## red
## sdram_controller
module sdram_controller (
        input   clk,
        input   rst,
        output  sdram_cle,
        output  sdram_cs,
        output  sdram_cas,
        output  sdram_ras,
        output  sdram_we,
        output  sdram_dqm,
        output  [1:0]  sdram_ba,
        output  [12:0] sdram_a,
        input   [31:0] sdram_dqi,
        output  [31:0] sdram_dqo,
        input   [22:0] user_addr,    
        input   rw,                  
        input   [31:0] data_in,      
        output  [31:0] data_out,     
        output  busy,                
        input   in_valid,            
        output  out_valid            
    );
Settings: LEC_CHECK=0, ABC_AREA=1, CAP_MARGIN=20, CORE_MARGIN=2, CORE_UTILIZATION=72, PLACE_DENSITY_LB_ADDON=0.2, SETUP_SLACK_MARGIN=0.22, SLEW_MARGIN=20; clock period 2.09 ns.
run.sh (not shown) runs the stock make flow with config.mk's settings and CLKGATE_MAP_FILE=.
4_1_cts: red exited with error
Relative to red, the following input files were edited for blue:
- ABC_AREA: 1 -> unset
- SETUP_SLACK_MARGIN: 0.22 -> 1.06
- PLACE_DENSITY_LB_ADDON: 0.2 -> unset
- CORE_UTILIZATION: 72 -> 40
- the clock period (ns, I/O delays scaled along): 2.09 -> 4.17
## What came out
blue went all the way through the flow, and no timing, DRC or antenna check failed. Yosys cell count (blue / red): 0.70. Cmp blue and red / final weighted congestion in routability-driven placement / higher: red. The higher placeable core region came out of blue. Looking at combinational family with the most area after synthesis, the simple AND/OR/NAND/NOR gates result is from red; the multiplexers one comes from blue.
> inputs changed (blue -> green)
- removing SETUP_SLACK_MARGIN (formerly 1.06)
- setting CELL_PAD_IN_SITES_DETAIL_PLACEMENT to 2 for the first time
- setting CTS_CLUSTER_SIZE to 20 for the first time
- changing the clock period (ns, I/O delays scaled along) from 4.17 to 4.2
Notes after the runs:
green ends up with a summed area of non-filler cells in the final layout that is 650 µm² lower than in blue. Going from blue to green, the final net count was found to have gone down by 21. Sort green and blue by relative area change from synthesis to final layout asc -> top: green. Comparing green against blue, there is no change at all in count of flip-flops and latches. The final report for green shows a completed flow and a layout that fails verification, specifically setup timing. Diff blue -> green | switching part of the total power | increase of 5.3 points. Sequential fraction of total cell area for green is higher than for blue. Critical path capture point: data_q[23]$_DFFE_PP_ -> blue, data_q[7]$_DFFE_PP_ -> green. Summary: with blue as the reference, first-iteration DRC count in green moved up by more than 100%. Between blue and green, the flow reports count of instances resized after the clock tree is built decreasing by more than half. The lower via count came out of blue.
### green -> orange
- CTS_CLUSTER_SIZE: 20 -> unset
- CELL_PAD_IN_SITES_DETAIL_PLACEMENT: 2 -> unset
- the clock period (ns, I/O delays scaled along): 4.2 -> 4.17
==> comparison <==
The final layout from orange, which completed every stage, passed the timing, design-rule and antenna checks at the end of the flow. In orange, the wire length came out 50000 µm below the value in green. Fmax | orange vs green | orange faster. Total of plain and repair buffers excluding clock buffers ends up higher on green. Against green, orange reports a core utilization that is lower. Summary of orange over green: via count of the first global-routing pass went down, global-route usage dropped 18 points, worst setup slack rose 0.72 ns, overall die width has remained practically unchanged.
Here is what was changed in the inputs of purple compared with orange.
- CORE_UTILIZATION changed from 40 to 70
- CTS_CLUSTER_SIZE newly set to 15
- SETUP_SLACK_MARGIN newly set to 0.67
- the clock period (ns, I/O delays scaled along) changed from 4.17 to 2.32
### Flow results
purple: GRT-0232 in 5_1_grt -> run aborted. Number of buffers inserted to repair setup after CTS, orange and purple: smaller value in orange. From purple to orange, summed instance area of the synthesized netlist did not move at all. Going from orange to purple, chip area fell 21000 µm²; post-cts gate resize count +153. Number of CTS-inserted buffers ends up higher on orange. Between orange and purple, setup slack at placement decreased. Width of the chip: purple < orange. purple -> orange: yosys-reported design area after synthesis delta 0, exact match. orange -> purple: total cells reported by yosys after synthesis delta 0, exact match.

wip/onyx:
Starting RTL as in the previous note.
export LEC_CHECK = 0
export ABC_AREA = 1
export CAP_MARGIN = 20
export CORE_MARGIN = 2
export CORE_UTILIZATION = 70
export CTS_CLUSTER_SIZE = 14
export GPL_TIMING_DRIVEN = 1
export HOLD_SLACK_MARGIN = 0.27
export MAX_ROUTING_LAYER = met5
export PLACE_DENSITY_LB_ADDON = 0.27
export SETUP_SLACK_MARGIN = 0.81
export SLEW_MARGIN = 25
create_clock -name core_clock -period 2.95 [get_ports {clk}]
wip/onyx never completed, since it errored out during 5_1_grt.
Setup changes, wip/onyx to wip/yarrow
Settings: HOLD_SLACK_MARGIN: 0.27 -> unset; ABC_AREA: 1 -> unset; CORE_UTILIZATION: 70 -> 40; SLEW_MARGIN: 25 -> 20; MAX_ROUTING_LAYER: met5 -> unset; GPL_TIMING_DRIVEN: 1 -> unset; CTS_CLUSTER_SIZE: 14 -> unset; PLACE_DENSITY_LB_ADDON: 0.27 -> unset; SETUP_SLACK_MARGIN: 0.81 -> unset; the clock period (ns, I/O delays scaled along): 2.95 -> 4.2.
Results
wip/yarrow finished every step from synthesis to the final layout, and the layout passed the timing, design-rule and antenna checks.
Against wip/onyx, width of the die in wip/yarrow rose by more than a quarter.
On pre-CTS setup slack, wip/yarrow does better than wip/onyx.
wip/onyx → wip/yarrow: final weighted congestion of routability-driven global placement went down; cell row count shows an increase of 18.
--- input diff wip/yarrow..wip/garnet ---
Settings: PLACE_DENSITY_LB_ADDON now 0.08, previously not set; CTS_CLUSTER_DIAMETER now 191, previously not set; HOLD_SLACK_MARGIN now -0.03, previously not set.
--- outcome ---
[compare] base=wip/yarrow new=wip/garnet: detailed-route wire length decreased by 1.1% relative to the old numbers, share of power burned in the clock network shows an increase of 0.2 points, number of buffers and inverters on the critical path now larger, synthesized cell count shows no meaningful change. Setup slack in wip/garnet vs wip/yarrow: up 0.0095 ns. Re number of ports placed on the die boundary: no difference whatsoever between wip/yarrow and wip/garnet. Diff wip/garnet and wip/yarrow: clock power higher in wip/garnet.
Setup changes, wip/garnet to wip/tundra
Settings: CTS_CLUSTER_DIAMETER removed (was 191); HOLD_SLACK_MARGIN removed (was -0.03); PLACE_DENSITY_LB_ADDON removed (was 0.08); CORE_UTILIZATION changed from 40 to 32; the clock period (ns, I/O delays scaled along) changed from 4.2 to 4.79.
Cmp wip/garnet and wip/tundra / filler-free cell count of the finished design / higher: wip/tundra
Diff wip/garnet -> wip/tundra: worst setup slack after layout increased by 0.19 ns relative to the old numbers, share of cell area taken by flip-flops and latches went up by 0.91 points.
Delta (wip/tundra minus wip/garnet): area of the multi-input gates -0.32%; worst hold slack rose 0.0098 ns; clock power shows a reduction of about 18%.
Where maximum vdd drop is concerned, wip/garnet is outperformed by wip/tundra.
From wip/garnet to wip/tundra the numbers moved as follows: global-route usage now smaller; period utilization -3.6 points.

Starting RTL as in the previous note.
clock: 3.42 ns
lec_check: 0
cap_margin: 20
core_margin: 2
core_utilization: 72
cts_cluster_size: 37
place_density_lb_addon: 0.26
slew_margin: 35
The starting point aborted during global routing (5_1_grt), error GRT-0232.
Edit:
Settings changed: CORE_UTILIZATION 72 to 68, PLACE_DENSITY_LB_ADDON 0.26 to default, SLEW_MARGIN 35 to 20.
Clock period 3.42 ns to 3.23 ns, I/O delays scaled along.
After rerunning:
- The changed run completed and failed the layout checks on setup timing
- synthesized cell count stays the same
- synthesized area stays the same
- die area grows by 5.7%

run 1:
sdram_controller again, from the RTL that the note above started with.
export LEC_CHECK = 0
export ABC_AREA = 1
export CAP_MARGIN = 20
export CORE_ASPECT_RATIO = 0.87
export CORE_MARGIN = 2
export CORE_UTILIZATION = 72
export CTS_CLUSTER_DIAMETER = 191
export CTS_CLUSTER_SIZE = 71
export PLACE_DENSITY_LB_ADDON = 0.2
export SETUP_SLACK_MARGIN = 0.34
export SLEW_MARGIN = 20
export TNS_END_PERCENT = 5
create_clock -name core_clock -period 2.05 [get_ports {clk}]
Run 1 did not finish; the tool stopped in global routing with error GRT-0232.
diff inputs: run 1 => run 2
==> flow/config.mk <==
export PLATFORM = sky130hd
export DESIGN_NAME = sdram_controller
export DESIGN_NICKNAME = sdram_controller
export VERILOG_FILES = /design/flow/design.v
export SDC_FILE = /design/flow/constraint.sdc
export NUM_CORES = 4
export LEC_CHECK = 0
export CAP_MARGIN = 20
export CORE_MARGIN = 2
export CORE_UTILIZATION = 40
export CTS_CLUSTER_DIAMETER = 191
export GPL_TIMING_DRIVEN = 0
export HOLD_SLACK_MARGIN = -0.03
export PLACE_DENSITY = 0.89
export SETUP_SLACK_MARGIN = 0.45
export SLEW_MARGIN = 20
==> flow/constraint.sdc <==
create_clock -name core_clock -period 4.2 [get_ports {clk}]
set_input_delay 0.8400 -clock core_clock [delete_from_list [all_inputs] [get_ports {clk}]]
set_output_delay 0.8400 -clock core_clock [all_outputs]
set_load 0.01 [all_outputs]
## What came out
What the final checks of run 2 revealed, after a flow that finished every stage, was a layout that fails on negative setup slack.
Mean instance size in the synthesized netlist: run 1 and run 2 compared, lower one is run 1
Summary of run 2 over run 1: part of the Yosys area used for sequential elements shows an increase of 2.1 points; number of resized instances in the post-cts repair step lost 276; die width grew by 22%.
Between run 2 and run 1, it is run 2 whose area figure in the yosys stat output is lower, by about 4%.
Delta (run 2 minus run 1): synthesized cell area has decreased; overall die area moved up.
Modified inputs, run 3 compared to run 2
--- a/flow/config.mk
+++ b/flow/config.mk
@@ -9,8 +9,3 @@
 export CORE_MARGIN = 2
-export CORE_UTILIZATION = 40
-export CTS_CLUSTER_DIAMETER = 191
-export GPL_TIMING_DRIVEN = 0
-export HOLD_SLACK_MARGIN = -0.03
-export PLACE_DENSITY = 0.89
-export SETUP_SLACK_MARGIN = 0.45
+export CORE_UTILIZATION = 59
 export SLEW_MARGIN = 20
==> flow/constraint.sdc <==
create_clock -name core_clock -period 2.32 [get_ports {clk}]
set_input_delay 0.4640 -clock core_clock [delete_from_list [all_inputs] [get_ports {clk}]]
set_output_delay 0.4640 -clock core_clock [all_outputs]
set_load 0.01 [all_outputs]
Comparing the two runs side by side, run 3 comes out behind run 2 on pre-CTS worst setup slack.
Run 3 vs run 2 — power climbed by more than half
The runs compared here, run 3 and run 2, all ended either early or with open violations.
Run 3 finished all stages; layout check result: FAIL, due to negative setup slack.
Part of the cycle the worst path needs: run 3 vs run 2 up 49 points
Run 3: global-route usage is 11 points higher than what run 2 reported.
In run 3, wire length of the first global-routing pass is lower than in run 2.
Number of combinational gates with multiple inputs essentially unchanged between run 2 and run 3.
Between run 3 and run 2, required time of the critical path is lower for run 3, run 2 comes in above that.
Run 3 vs run 2: routed wire length on met3 down by more than 10%
Taking run 3 as 1.0, run 2 lands at 1.5 on chip footprint.
In run 3 the starting utilization of the core area turned out 19 points higher than in run 2.
Part of the power in the clock network was lower in run 3 than in run 2.
Modified inputs, run 4 compared to run 3
--- a/flow/config.mk
+++ b/flow/config.mk
@@ -7,5 +7,10 @@
 export LEC_CHECK = 0
+export ABC_AREA = 1
 export CAP_MARGIN = 20
 export CORE_MARGIN = 2
-export CORE_UTILIZATION = 59
+export CORE_UTILIZATION = 72
+export CTS_CLUSTER_DIAMETER = 191
+export CTS_CLUSTER_SIZE = 71
+export PLACE_DENSITY_LB_ADDON = 0.2
+export SETUP_SLACK_MARGIN = 0.22
 export SLEW_MARGIN = 20
==> flow/constraint.sdc <==
create_clock -name core_clock -period 2.05 [get_ports {clk}]
set_input_delay 0.4100 -clock core_clock [delete_from_list [all_inputs] [get_ports {clk}]]
set_output_delay 0.4100 -clock core_clock [all_outputs]
set_load 0.01 [all_outputs]
Findings:
Run 4 never completed, since it errored out during global routing.
Compared to run 3, run 4 has simple-gate area share of the yosys netlist 13 points higher.
Of run 4 and run 3, run 3 shows the higher per-instance average area after synthesis, with run 4 below it.
Final estimated routing congestion in global placement was lower in run 3 than in run 4.

Starting RTL as in the previous note.
clock: 2.99 ns
lec_check: 0
abc_area: 1
cap_margin: 20
core_margin: 2
core_utilization: 18
cts_cluster_diameter: 252
cts_cluster_size: 14
gpl_timing_driven: 1
max_routing_layer: met5
place_density_lb_addon: 0.27
slew_margin: 0
The starting point ran to the end with violations: setup timing.
Change:
Settings changed: CORE_UTILIZATION 18 to 72, CTS_CLUSTER_DIAMETER 252 to unset, CTS_CLUSTER_SIZE 14 to 49, PLACE_DENSITY_LB_ADDON 0.27 to 0.0, SETUP_SLACK_MARGIN set to 0.2, SLEW_MARGIN 0 to 25, TNS_END_PERCENT set to 5.
Clock period 2.99 ns to 1.79 ns, I/O delays scaled along.
Now the flow stopped in 4_1_cts.
Area after synthesis stays the same.
Die area shrinks by 74%.
Synthesized cell count is unchanged.
Change:
Settings changed: CORE_UTILIZATION 72 to 57, CTS_CLUSTER_SIZE 49 to 14, PLACE_DENSITY_LB_ADDON 0.0 to 0.27, SETUP_SLACK_MARGIN 0.2 to unset, TNS_END_PERCENT 5 to unset.
Clock period 1.79 ns to 2.33 ns, I/O delays scaled along.
This time the run finished but fails on setup timing; synthesized cell count does not change; die area goes up by 26%; synthesized area is unchanged.

sdram_controller again, from the RTL that the note above started with.
## sdram_controller
module sdram_controller (
        input   clk,
        input   rst,
        output  sdram_cle,
        output  sdram_cs,
        output  sdram_cas,
        output  sdram_ras,
        output  sdram_we,
        output  sdram_dqm,
        output  [1:0]  sdram_ba,
        output  [12:0] sdram_a,
        input   [31:0] sdram_dqi,
        output  [31:0] sdram_dqo,
        input   [22:0] user_addr,    
        input   rw,                  
        input   [31:0] data_in,      
        output  [31:0] data_out,     
        output  busy,                
        input   in_valid,            
        output  out_valid            
    );
    localparam tCASL            = 13'd2;        
    localparam tPRE             = 13'd2;        
    localparam tACT             = 13'd2;        
    localparam tREF             = 13'd6;        
    localparam tRef_Counter     = 10'd750;     
    wire [22:0] addr;
    wire [12:0] Mapped_RA;
    wire [1:0]  Mapped_BA;
    wire [7:0]  Mapped_CA;
    reg        req_rw_q;
    reg [22:0] req_addr_q;
    reg [31:0] req_data_q;
    reg        start_q;
    wire        eff_rw   = start_q ? req_rw_q   : rw;
    wire [22:0] eff_addr = start_q ? req_addr_q : user_addr;
    wire [31:0] eff_data = start_q ? req_data_q : data_in;
    assign Mapped_RA = {eff_addr[22:10]};
    assign Mapped_BA = {eff_addr[9:8]};
    assign Mapped_CA = {eff_addr[7:0]};
    assign addr = {Mapped_RA, Mapped_BA, Mapped_CA};
    wire[22:0]next_input_addr;
    wire[22:0]next_addr;
    wire [12:0] next_Mapped_RA;
    wire [1:0]  next_Mapped_BA;
    wire [7:0]  next_Mapped_CA;
    assign next_input_addr = eff_addr + 8;  
    assign next_Mapped_RA = {next_input_addr[22:10]};
    assign next_Mapped_BA = {next_input_addr[9:8]};
    assign next_Mapped_CA = {next_input_addr[7:0]};
    assign next_addr = {next_Mapped_RA,next_Mapped_BA,next_Mapped_CA}; 
    reg [31:0] cache_d[0:1], cache_q[0:1];
  ...
make LEC_CHECK=0 ABC_AREA=1 CAP_MARGIN=30 CELL_PAD_IN_SITES_DETAIL_PLACEMENT=2 CELL_PAD_IN_SITES_GLOBAL_PLACEMENT=2 CORE_MARGIN=2 CORE_UTILIZATION=70 CTS_CLUSTER_DIAMETER=252 CTS_CLUSTER_SIZE=95 GPL_ROUTABILITY_DRIVEN=1 GPL_TIMING_DRIVEN=1 MAX_ROUTING_LAYER=met5 MIN_ROUTING_LAYER=met2 PLACE_DENSITY_LB_ADDON=0.27 SLEW_MARGIN=0 finish   # period 4.3 ns
The baseline ended with an error in global placement without I/O on FLW-0024.
Rerun with:
==> flow/config.mk (replaced) <==
export PLATFORM = sky130hd
export DESIGN_NAME = sdram_controller
export DESIGN_NICKNAME = sdram_controller
export VERILOG_FILES = /design/flow/design.v
export SDC_FILE = /design/flow/constraint.sdc
export NUM_CORES = 4
export LEC_CHECK = 0
export CAP_MARGIN = 20
export CORE_MARGIN = 2
export CORE_UTILIZATION = 60
export SLEW_MARGIN = 20
==> flow/constraint.sdc (replaced) <==
create_clock -name core_clock -period 2.32 [get_ports {clk}]
set_input_delay 0.4640 -clock core_clock [delete_from_list [all_inputs] [get_ports {clk}]]
set_output_delay 0.4640 -clock core_clock [all_outputs]
set_load 0.01 [all_outputs]
After rerunning: The new run ran to the end with violations: setup timing. Die area went up by roughly a tenth. Synthesized area drops by a few percent. Synthesized cell count drops by a quarter to a third.
Rerun with:
--- a/flow/config.mk
+++ b/flow/config.mk
@@ -6,6 +6,11 @@
 export NUM_CORES = 4
 export LEC_CHECK = 0
+export ABC_AREA = 1
 export CAP_MARGIN = 20
 export CORE_MARGIN = 2
-export CORE_UTILIZATION = 60
-export SLEW_MARGIN = 20
+export CORE_UTILIZATION = 57
+export CTS_CLUSTER_SIZE = 14
+export GPL_TIMING_DRIVEN = 1
+export MAX_ROUTING_LAYER = met5
+export PLACE_DENSITY_LB_ADDON = 0.27
+export SLEW_MARGIN = 25
The new run ran to the end with violations: setup timing.
Synthesized cell count went up by 42%.
Routed wire length is higher by 33%.
Power rises by 0.46%.
Global-route usage goes up by 5.7 points.
First-iteration DRC count rose by 82%.
Rerun with:
--- a/flow/config.mk
+++ b/flow/config.mk
@@ -9,8 +9,9 @@
 export CAP_MARGIN = 20
 export CORE_MARGIN = 2
-export CORE_UTILIZATION = 57
-export CTS_CLUSTER_SIZE = 14
+export CORE_UTILIZATION = 72
+export CTS_CLUSTER_SIZE = 49
 export GPL_TIMING_DRIVEN = 1
 export MAX_ROUTING_LAYER = met5
-export PLACE_DENSITY_LB_ADDON = 0.27
+export PLACE_DENSITY_LB_ADDON = 0.0
+export SETUP_SLACK_MARGIN = 0.58
 export SLEW_MARGIN = 25
==> flow/constraint.sdc (replaced) <==
create_clock -name core_clock -period 2.04 [get_ports {clk}]
set_input_delay 0.4080 -clock core_clock [delete_from_list [all_inputs] [get_ports {clk}]]
set_output_delay 0.4080 -clock core_clock [all_outputs]
set_load 0.01 [all_outputs]
=> The changed run did not get past clock tree synthesis; die size goes down by 20%; synthesized area does not change; synthesized cell count is unchanged.
Power is estimated from default activity; no workload was simulated.
